==> flow/design.v (excerpt) <==
module TNS_dec_33(
    input wire clk,
    input wire rst_n,
    input wire [32:0] codein,
    output reg [30 - 1 : 0] dataout
    );
    wire [30 - 1 : 0] dataout_wire;
    assign dataout_wire = (codein[32]*847425747) + (codein[31]*564950498) + (codein[30]*282475249) + 
                    (codein[29]*121060821) + (codein[28]*80707214) + (codein[27]*40353607) + 
                    (codein[26]*17294403) + (codein[25]*11529602) + (codein[24]*5764801) + 
                    (codein[23]*2470629) + (codein[22]*1647086) + (codein[21]*823543) + 
                    (codein[20]*352947) + (codein[19]*235298) + (codein[18]*117649) + (codein[17]*50421) + (codein[16]*33614) + 
                    (codein[15]*16807) + (codein[14]*7203) + (codein[13]*4802) + (codein[12]*2401) + (codein[11]*1029) +
                    (codein[10]*686) + (codein[9]*343) + (codein[8]*147) + (codein[7]*98) + (codein[6]*49) +
                    (codein[5]*21) + (codein[4]*14) + (codein[3]*7) + (codein[2]*3) + (codein[1]*2) +
                    (codein[0]*1);
    always @(posedge clk or negedge rst_n) begin
        if (~rst_n) begin
            dataout <= 0;
        end
        else begin
            dataout <= dataout_wire;
        end
    end
endmodule
Size in the first run: about 910 cells after synthesis, about 30 flip-flops, roughly 65 I/O pins, roughly 0.0095 mm2 of cells after synthesis.
clock: 12.0 ns
lec_check: 0
abc_area: 0
cap_margin: 20
core_margin: 2
core_utilization: 24
cts_cluster_size: 10
place_density: 0.9
slew_margin: 20
tns_end_percent: 10
run.sh (not shown) runs the stock make flow with config.mk's settings and CLKGATE_MAP_FILE=.
==> next run, changes <==
ABC_AREA = unset   (was 0)
CELL_PAD_IN_SITES_GLOBAL_PLACEMENT = 3   (was unset)
CORE_MARGIN = 10   (was 2)
CORE_UTILIZATION = 40   (was 24)
CTS_CLUSTER_DIAMETER = 396   (was unset)
CTS_CLUSTER_SIZE = 14   (was 10)
PLACE_DENSITY = 0.41   (was 0.9)
SLEW_MARGIN = 0   (was 20)
TNS_END_PERCENT = 5   (was 10)
What happened:
- synthesized cell count stays the same
- global-route usage rose by 3.8 points
- wire length went down by 0.61%
- count of clock-buffer cells in the layout stays the same
==> next run, changes <==
ABC_AREA = 0   (was unset)
CELL_PAD_IN_SITES_GLOBAL_PLACEMENT = unset   (was 3)
CORE_MARGIN = 2   (was 10)
CTS_CLUSTER_DIAMETER = unset   (was 396)
CTS_CLUSTER_SIZE = 10   (was 14)
PLACE_DENSITY = unset   (was 0.41)
SLEW_MARGIN = 20   (was 0)
TNS_END_PERCENT = 10   (was 5)
After rerunning:
- The changed run produced a clean layout
- global-route usage grows by 2.2 points
- die area shrinks by 18%
- fmax grows by 1.1%

========
Setup of run 1:
TNS_dec_33 again, from the RTL that the note above started with.
clock: 6.28 ns
lec_check: 0
abc_area: 1
cap_margin: 20
core_margin: 2
core_utilization: 68
cts_cluster_diameter: 223
cts_cluster_size: 97
place_density: 0.42
setup_slack_margin: -0.56
slew_margin: 20
Complete run, failing final checks: run 1, reason setup timing.
--- input diff run 1..run 2 ---
-- flow/config.mk --
<<< run 1, line 10
export CORE_MARGIN = 2
export CORE_UTILIZATION = 68
export CTS_CLUSTER_DIAMETER = 223
export CTS_CLUSTER_SIZE = 97
export PLACE_DENSITY = 0.42
export SETUP_SLACK_MARGIN = -0.56
export SLEW_MARGIN = 20
>>> run 2, line 10
export CORE_MARGIN = 2
export CORE_UTILIZATION = 25
export SLEW_MARGIN = 20
==> flow/constraint.sdc <==
create_clock -name core_clock -period 8.8 [get_ports {clk}]
set_input_delay 1.7600 -clock core_clock [delete_from_list [all_inputs] [get_ports {clk}]]
set_output_delay 1.7600 -clock core_clock [all_outputs]
set_load 0.01 [all_outputs]
### Flow results
Having completed the whole flow, run 2 delivered a layout that passed the timing, design-rule and antenna checks. Compared with run 1, run 2 shows logic area that has gone down by a few percent. Compared run 2 vs run 1, and count of buffers not belonging to the clock network in the layout is down in run 2. Cells: run 2 has more instances than run 1.
## Diff of input files: run 3 against run 2
-- flow/config.mk --
<<< run 2, line 10
export CORE_MARGIN = 2
export CORE_UTILIZATION = 25
export SLEW_MARGIN = 20
>>> run 3, line 10
export CORE_MARGIN = 2
export CORE_UTILIZATION = 40
export SLEW_MARGIN = 20
==> flow/constraint.sdc <==
create_clock -name core_clock -period 12.0 [get_ports {clk}]
set_input_delay 2.4000 -clock core_clock [delete_from_list [all_inputs] [get_ports {clk}]]
set_output_delay 2.4000 -clock core_clock [all_outputs]
set_load 0.01 [all_outputs]
### Flow results
In run 3, the routed wire length came out about 8% below the value in run 2. Summary — global-route wire length before repair, run 3 relative to run 2: lower, by 3000 um. Looking at highest metal layer with signal wires, the met5 result is from run 2; the met4 one comes from run 3. Delta (run 3 minus run 2): proportion of final cell area spent on non-clock buffers went down by 0.31 points, count of vias placed by the detailed router -0.93%. Measured against each other, run 2 and run 3 differ in site row count, the higher figure coming from run 2.
Here is what was changed in the inputs of run 4 compared with run 3.
-- flow/config.mk --
<<< run 3, line 7
export LEC_CHECK = 0
export ABC_AREA = 1
export CAP_MARGIN = 20
export CORE_MARGIN = 2
export CORE_UTILIZATION = 40
export SLEW_MARGIN = 20
>>> run 4, line 7
export LEC_CHECK = 0
export ABC_AREA = 0
export CAP_MARGIN = 20
export CORE_ASPECT_RATIO = 0.5
export CORE_MARGIN = 6
export CORE_UTILIZATION = 61
export CTS_CLUSTER_SIZE = 10
export SLEW_MARGIN = 20
export TNS_END_PERCENT = 10
Notes after the runs:
- Slack of the critical path in run 4 is 0.73 ns lower than in run 3
- What run 4 reported for wire length has to be multiplied by 1.14 to get the figure for run 3.
- Run 3 | stages: all done | timing, DRC, antenna: all pass
- Run 4 finished every stage and its layout cleared the timing, design-rule and antenna checks.
- Run 4 vs run 3: critical path depth down in run 4
- Worst max-slew margin expressed relative to the limit: run 4 lower than run 3
- In run 4 relative to run 3, weighted congestion reported at the end of routability-driven placement had gone down by a few percent.
--- input diff run 4..run 5 ---
==> flow/config.mk <==
export PLATFORM = sky130hd
export DESIGN_NAME = TNS_dec_33
export DESIGN_NICKNAME = TNS_dec_33
export VERILOG_FILES = /design/flow/design.v
export SDC_FILE = /design/flow/constraint.sdc
export NUM_CORES = 4
export LEC_CHECK = 0
export CAP_MARGIN = 20
export CELL_PAD_IN_SITES_GLOBAL_PLACEMENT = 1
export CORE_MARGIN = 2
export CORE_UTILIZATION = 59
export SLEW_MARGIN = 20
==> comparison <==
- Clock-cell share of area sits higher in run 5 than in run 4.
- The core of run 5 is less densely filled than that of run 4.
- In the tables for run 4 and run 5, number of tapcells reads higher with run 5.
- Summary of run 5 over run 4: clock buffer instance count of the final layout went down, relative area change from synthesis to final layout rose by 0.64 points.
- The die of run 5 is smaller than the one used in run 4.
